==> 08-02 <==
==> flow/design.v <==
module Decoder(
input       [3:2]            ALU_FUN,
output      reg              Logic_Enable,
output      reg              Shift_Enable,
output      reg              Arith_Enable,
output      reg              CMP_Enable
);
always @(*)               
 begin 
  case (ALU_FUN)
		   2'b00 : 
		   begin 
		    Arith_Enable = 1'b1;
			Shift_Enable = 1'b0;
			Logic_Enable = 1'b0;
			CMP_Enable = 1'b0;
		   end
		   2'b01 :                                       
		   begin 
		    Arith_Enable = 1'b0;
			Shift_Enable = 1'b0;
			Logic_Enable = 1'b1;
			CMP_Enable = 1'b0;
		   end
		   2'b10 :                                       
		   begin 
		    Arith_Enable = 1'b0;
			Shift_Enable = 1'b0;
			Logic_Enable = 1'b0;
			CMP_Enable = 1'b1;
		   end
		   2'b11 :                                       
		   begin 
		    Arith_Enable = 1'b0;
			Shift_Enable = 1'b1;
			Logic_Enable = 1'b0;
			CMP_Enable = 1'b0;
		   end
	endcase 
end 	
endmodule
module Arith_Unit #(parameter Width = 16)
(
input     [Width-1 :0]                 A,
input     [Width-1 :0]                 B,
input                                  CLK,
input                                  RST,
input       [1:0]                      ALU_FUN,
input                                  Arith_Enable,
output      reg[Width-1 :0]            Arith_OUT,
output      reg                        Carry_OUT,
output      reg                        Arith_Flag
);
wire                         High; 
wire                         LOW;
reg   [Width-1 :0]           Arith_OUT_R;
reg                          Arith_Flag_R;
reg                          Carry_OUT_R;
always @(*) 
 begin
  Carry_OUT_R = 1'b0;
  Arith_Flag_R = Arith_Enable;
  if (Arith_Enable)  
   begin 
            Arith_Flag_R = High;
	  case (ALU_FUN)
			   2'b00 :                                       
			   begin 
			   {Carry_OUT_R , Arith_OUT_R} = A + B;
			   end
			   2'b01 :                                      
			   begin 
			   Arith_OUT_R = A - B;
			   end
			   2'b10 :                                      
			   begin
			   Arith_OUT_R = A * B ;
			   end
			   2'b11 :                                     
			   begin
			   Arith_OUT_R = (B == {Width{1'b0}}) ? {Width{1'b1}} : A / B ;
			   end
		endcase 
	end
   else 
    begin
	  Arith_OUT_R= 16'b0;	
	end	
end 	
always @(posedge CLK or negedge RST)                 
 begin 
	 if (!RST)
	  begin
	    Arith_OUT <= 16'b0;
	    Arith_Flag <= 1'b0;
		Carry_OUT <= 1'b0;
	  end
	 else 
	  begin
	    Arith_OUT <= Arith_OUT_R;
 	    Arith_Flag <= Arith_Flag_R;
		Carry_OUT <= Carry_OUT_R;
	  end
 end
assign High = 1'b1;
assign LOW = 1'b0;
endmodule   
module Logic_Unit  #(parameter Width = 16)
(
input       [Width-1 :0]               A,
input       [Width-1 :0]               B,
input                                  CLK,
input       [1:0]                      ALU_FUN,
input                                  RST,
input                                  Logic_Enable,
output      reg                        Logic_Flag,
output      reg[Width-1 :0]            Logic_OUT
);
wire                         High; 
wire                         LOW;
reg    [Width-1 :0]          Logic_OUT_R;
reg                          Logic_Flag_R;
always @(*)               
 begin 
  Logic_Flag_R = Logic_Enable;
  if (Logic_Enable)
   begin
               Logic_Flag_R = High;
	  case (ALU_FUN)
			   2'b00 :                                       
			   begin
			   Logic_OUT_R = A & B;
			   end
			   2'b01 :                                       
			   begin
			   Logic_OUT_R = A | B;
			   end
			   2'b10 :                                       
			   begin
			   Logic_OUT_R = ~(A & B);
			   end
			   2'b11 :                                        
			   begin
			   Logic_OUT_R = ~(A | B);
			   end
		endcase
     end	
	else		
	 begin
	 Logic_OUT_R = 16'b0;
	 end
end 	
always @ (posedge CLK or negedge RST)                 
 begin 
 if (!RST)
  begin
  Logic_OUT <= 16'b0;
  Logic_Flag <= 1'b0;
  end
 else
  begin 
  Logic_OUT <= Logic_OUT_R;
  Logic_Flag <= Logic_Flag_R;
  end
end
assign High = 1'b1;
assign LOW = 1'b0;
endmodule   
module CMP_Unit #(parameter Width = 16)
(
input       [Width-1 :0]               A,
input       [Width-1 :0]               B,
input                                  CLK,
input       [1:0]                      ALU_FUN,
input                                  RST,
input                                  CMP_Enable,
output      reg                        CMP_Flag,
output      reg[Width-1 :0]            CMP_OUT
);
wire                         High; 
wire                         LOW;
reg   [Width-1 :0]           CMP_OUT_R;
reg                          CMP_Flag_R;
always @(*)               
 begin 
  CMP_Flag_R = CMP_Enable;
  CMP_OUT_R = 16'b0;
  if (CMP_Enable)
   begin
               CMP_Flag_R = High;
	  case (ALU_FUN)
			   2'b00 : 
			   begin                                   
				 CMP_OUT_R = 16'b0000;
				 end
			   2'b01 : 
			   begin 
				if (A == B)                                      
				 CMP_OUT_R = 16'b0001;
				 end
			   2'b10 :                                        
			   begin 
				if ( A > B)
				 CMP_OUT_R = 16'b0010;
				 end
			   2'b11 :                                       
			   begin
				if (A < B)
				 CMP_OUT_R = 16'b0011;
				 end
		endcase 
	end
  else
   begin
    CMP_OUT_R = 16'b0;
  end	
end 	
always @ (posedge CLK or negedge RST)                 
begin 
 if (!RST)
  begin
  CMP_OUT <= 16'b0;
  CMP_Flag <= 1'b0;
  end
 else
  begin 
  CMP_OUT <= CMP_OUT_R;
  CMP_Flag <= CMP_Flag_R;
  end
end
assign High = 1'b1;
assign LOW = 1'b0;
endmodule   
module Shift_Unit #(parameter Width = 16)
(
input       [Width-1 :0]                  A,
input       [Width-1 :0]                  B,
input                                     CLK,
input       [1:0]                         ALU_FUN,
input                                     RST,
input                                     Shift_Enable,
output      reg                           Shift_Flag,
output      reg[Width-1 :0]               Shift_OUT
);
wire                         High; 
wire                         LOW;
reg   [Width-1 :0]           Shift_OUT_R;
reg                          Shift_Flag_R;
always @(*)               
 begin 
  Shift_Flag_R = Shift_Enable;
  if (Shift_Enable)
   begin
              Shift_Flag_R = High;
	  case (ALU_FUN)
			   2'b00 :                                        
			   begin 
			   Shift_OUT_R = A >> 16'b0001;
			   end
			   2'b01 :                                        
			   begin
			   Shift_OUT_R = A << 16'b0001;
			   end
			   2'b10 :                                        
			   begin 
			   Shift_OUT_R = B >> 16'b0001;
			   end
			   2'b11 :                                        
			   begin
			   Shift_OUT_R = B << 16'b0001;
			   end
		endcase 
	end
  else
   begin 
     Shift_OUT_R = 16'b0;
  end	 
end 	
always @ (posedge CLK or negedge RST)                 
 begin 
  if (!RST)
   begin 
  Shift_OUT <= 16'b0;
  Shift_Flag <= 1'b0;
   end
  else
   begin  
  Shift_OUT <= Shift_OUT_R;
  Shift_Flag <= Shift_Flag_R;
  end
end
assign High = 1'b1;
assign LOW = 1'b0;
endmodule   
module ALU_TOP #(parameter Width = 16)
( 
input        [Width-1 :0]                                 A,
input        [Width-1 :0]                                 B,
input        [3:0]                                        ALU_FUN,
input                                                     CLK,
input                                                     RST,
output       [Width-1 :0]                                 Arith_OUT,
output                                                    Arith_Flag,
output                                                    Carry_OUT,
output       [Width-1 :0]                                 Logic_Out,
output                                                    Logic_Flag,
output       [Width-1 :0]                                 CMP_OUT,
output                                                    CMP_Flag,
output                                                    Shift_Flag,
output       [Width-1 :0]                                 Shift_OUT
);
wire      Shift_Enable,Logic_Enable,Arith_Enable,CMP_Enable;
Decoder DUT1 (
.ALU_FUN(ALU_FUN[3:2]),
.Logic_Enable(Logic_Enable),
.Shift_Enable(Shift_Enable),
.Arith_Enable(Arith_Enable),
.CMP_Enable(CMP_Enable)
);
Arith_Unit DUT2 (
.A(A),
.B(B),
.CLK(CLK),
.RST(RST),
.ALU_FUN(ALU_FUN[1:0]),
.Arith_Enable(Arith_Enable),
.Arith_OUT(Arith_OUT),
.Carry_OUT(Carry_OUT),
.Arith_Flag(Arith_Flag)
);
Logic_Unit DUT3 (
.A(A),
.B(B),
.CLK(CLK),
.RST(RST),
.ALU_FUN(ALU_FUN[1:0]),
.Logic_Enable(Logic_Enable),
.Logic_Flag(Logic_Flag),
.Logic_OUT(Logic_Out)
);
CMP_Unit DUT4 (
.A(A),
.B(B),
.CLK(CLK),
.RST(RST),
.ALU_FUN(ALU_FUN[1:0]),
.CMP_Enable(CMP_Enable),
.CMP_Flag(CMP_Flag),
.CMP_OUT(CMP_OUT)
);
Shift_Unit DUT5(
.A(A),
.B(B),
.CLK(CLK),
.RST(RST),
.ALU_FUN(ALU_FUN[1:0]),
.Shift_Enable(Shift_Enable),
.Shift_Flag(Shift_Flag),
.Shift_OUT(Shift_OUT)
);
endmodule
==> flow/run.sh <==
#!/bin/bash
# the make line also repeats each setting of config.mk as NAME=value (left out here)
make -C /OpenROAD-flow-scripts/flow DESIGN_CONFIG=/design/flow/config.mk WORK_HOME=/design/flow/orfs CLKGATE_MAP_FILE= finish
==> flow/config.mk <==
export PLATFORM = sky130hd
export DESIGN_NAME = ALU_TOP
export DESIGN_NICKNAME = ALU_TOP
export VERILOG_FILES = /design/flow/design.v
export SDC_FILE = /design/flow/constraint.sdc
export NUM_CORES = 4
export LEC_CHECK = 0
export ABC_AREA = 1
export CAP_MARGIN = 0
export CORE_MARGIN = 2
export CORE_UTILIZATION = 65
export CTS_CLUSTER_DIAMETER = 52
export SLEW_MARGIN = 20
export TNS_END_PERCENT = 5
==> flow/constraint.sdc <==
create_clock -name core_clock -period 17.1 [get_ports {CLK}]
set_input_delay 3.4200 -clock core_clock [delete_from_list [all_inputs] [get_ports {CLK}]]
set_output_delay 3.4200 -clock core_clock [all_outputs]
set_load 0.01 [all_outputs]
==> 04-27 (differences from 08-02) <==
==> flow/config.mk (replaced) <==
export PLATFORM = sky130hd
export DESIGN_NAME = ALU_TOP
export DESIGN_NICKNAME = ALU_TOP
export VERILOG_FILES = /design/flow/design.v
export SDC_FILE = /design/flow/constraint.sdc
export NUM_CORES = 4
export LEC_CHECK = 0
export CAP_MARGIN = 20
export CORE_MARGIN = 2
export CORE_UTILIZATION = 54
export SETUP_SLACK_MARGIN = 5.0
export SLEW_MARGIN = 20
==> flow/constraint.sdc (replaced) <==
create_clock -name core_clock -period 17.4 [get_ports {CLK}]
set_input_delay 3.4800 -clock core_clock [delete_from_list [all_inputs] [get_ports {CLK}]]
set_output_delay 3.4800 -clock core_clock [all_outputs]
set_load 0.01 [all_outputs]
==> 07-04 (differences from 08-02) <==
==> flow/config.mk (replaced) <==
export PLATFORM = sky130hd
export DESIGN_NAME = ALU_TOP
export DESIGN_NICKNAME = ALU_TOP
export VERILOG_FILES = /design/flow/design.v
export SDC_FILE = /design/flow/constraint.sdc
export NUM_CORES = 4
export LEC_CHECK = 0
export ABC_AREA = 1
export CAP_MARGIN = 20
export CORE_MARGIN = 2
export CORE_UTILIZATION = 36
export CTS_CLUSTER_DIAMETER = 230
export CTS_CLUSTER_SIZE = 100
export MAX_ROUTING_LAYER = met4
export SLEW_MARGIN = 20
export TNS_END_PERCENT = 15
==> flow/constraint.sdc (replaced) <==
create_clock -name core_clock -period 32.0 [get_ports {CLK}]
set_input_delay 6.4000 -clock core_clock [delete_from_list [all_inputs] [get_ports {CLK}]]
set_output_delay 6.4000 -clock core_clock [all_outputs]
set_load 0.01 [all_outputs]
==> 04-01 (differences from 08-02) <==
==> flow/config.mk (replaced) <==
export PLATFORM = sky130hd
export DESIGN_NAME = ALU_TOP
export DESIGN_NICKNAME = ALU_TOP
export VERILOG_FILES = /design/flow/design.v
export SDC_FILE = /design/flow/constraint.sdc
export NUM_CORES = 4
export LEC_CHECK = 0
export CAP_MARGIN = 20
export CORE_MARGIN = 2
export CORE_UTILIZATION = 40
export SLEW_MARGIN = 20
==> flow/constraint.sdc (replaced) <==
create_clock -name core_clock -period 32.0 [get_ports {CLK}]
set_input_delay 6.4000 -clock core_clock [delete_from_list [all_inputs] [get_ports {CLK}]]
set_output_delay 6.4000 -clock core_clock [all_outputs]
set_load 0.01 [all_outputs]
==> results <==
07-04 went through all stages and came out clean. 04-01 completed without violations. 08-02 never finished: it broke off in 5_1_grt. 04-27 finished but failed the layout checks on setup timing.
Design area, highest first: 04-27, 04-01, 07-04.
Sequential power: 04-01 is smaller than 04-27 (45%).
Area after synthesis: 07-04 is larger than 04-01 (4.9%).
Flip-flop count is the same in 04-01 and 07-04.
Non-clock buffer count, lowest first: 07-04, 04-01, 04-27.
Of 04-27 and 08-02, 08-02 has the higher synthesized cell count (gap 18%, measured against 08-02).
Power, highest first: 04-27, 04-01, 07-04.
The highest die area belongs to 07-04, the lowest to 08-02.
Between 07-04 and 04-27, the lower routed wire length is in 07-04 (gap 14%, measured against 04-27).
Power figures rest on the tool's default switching activity, not on a simulated workload.
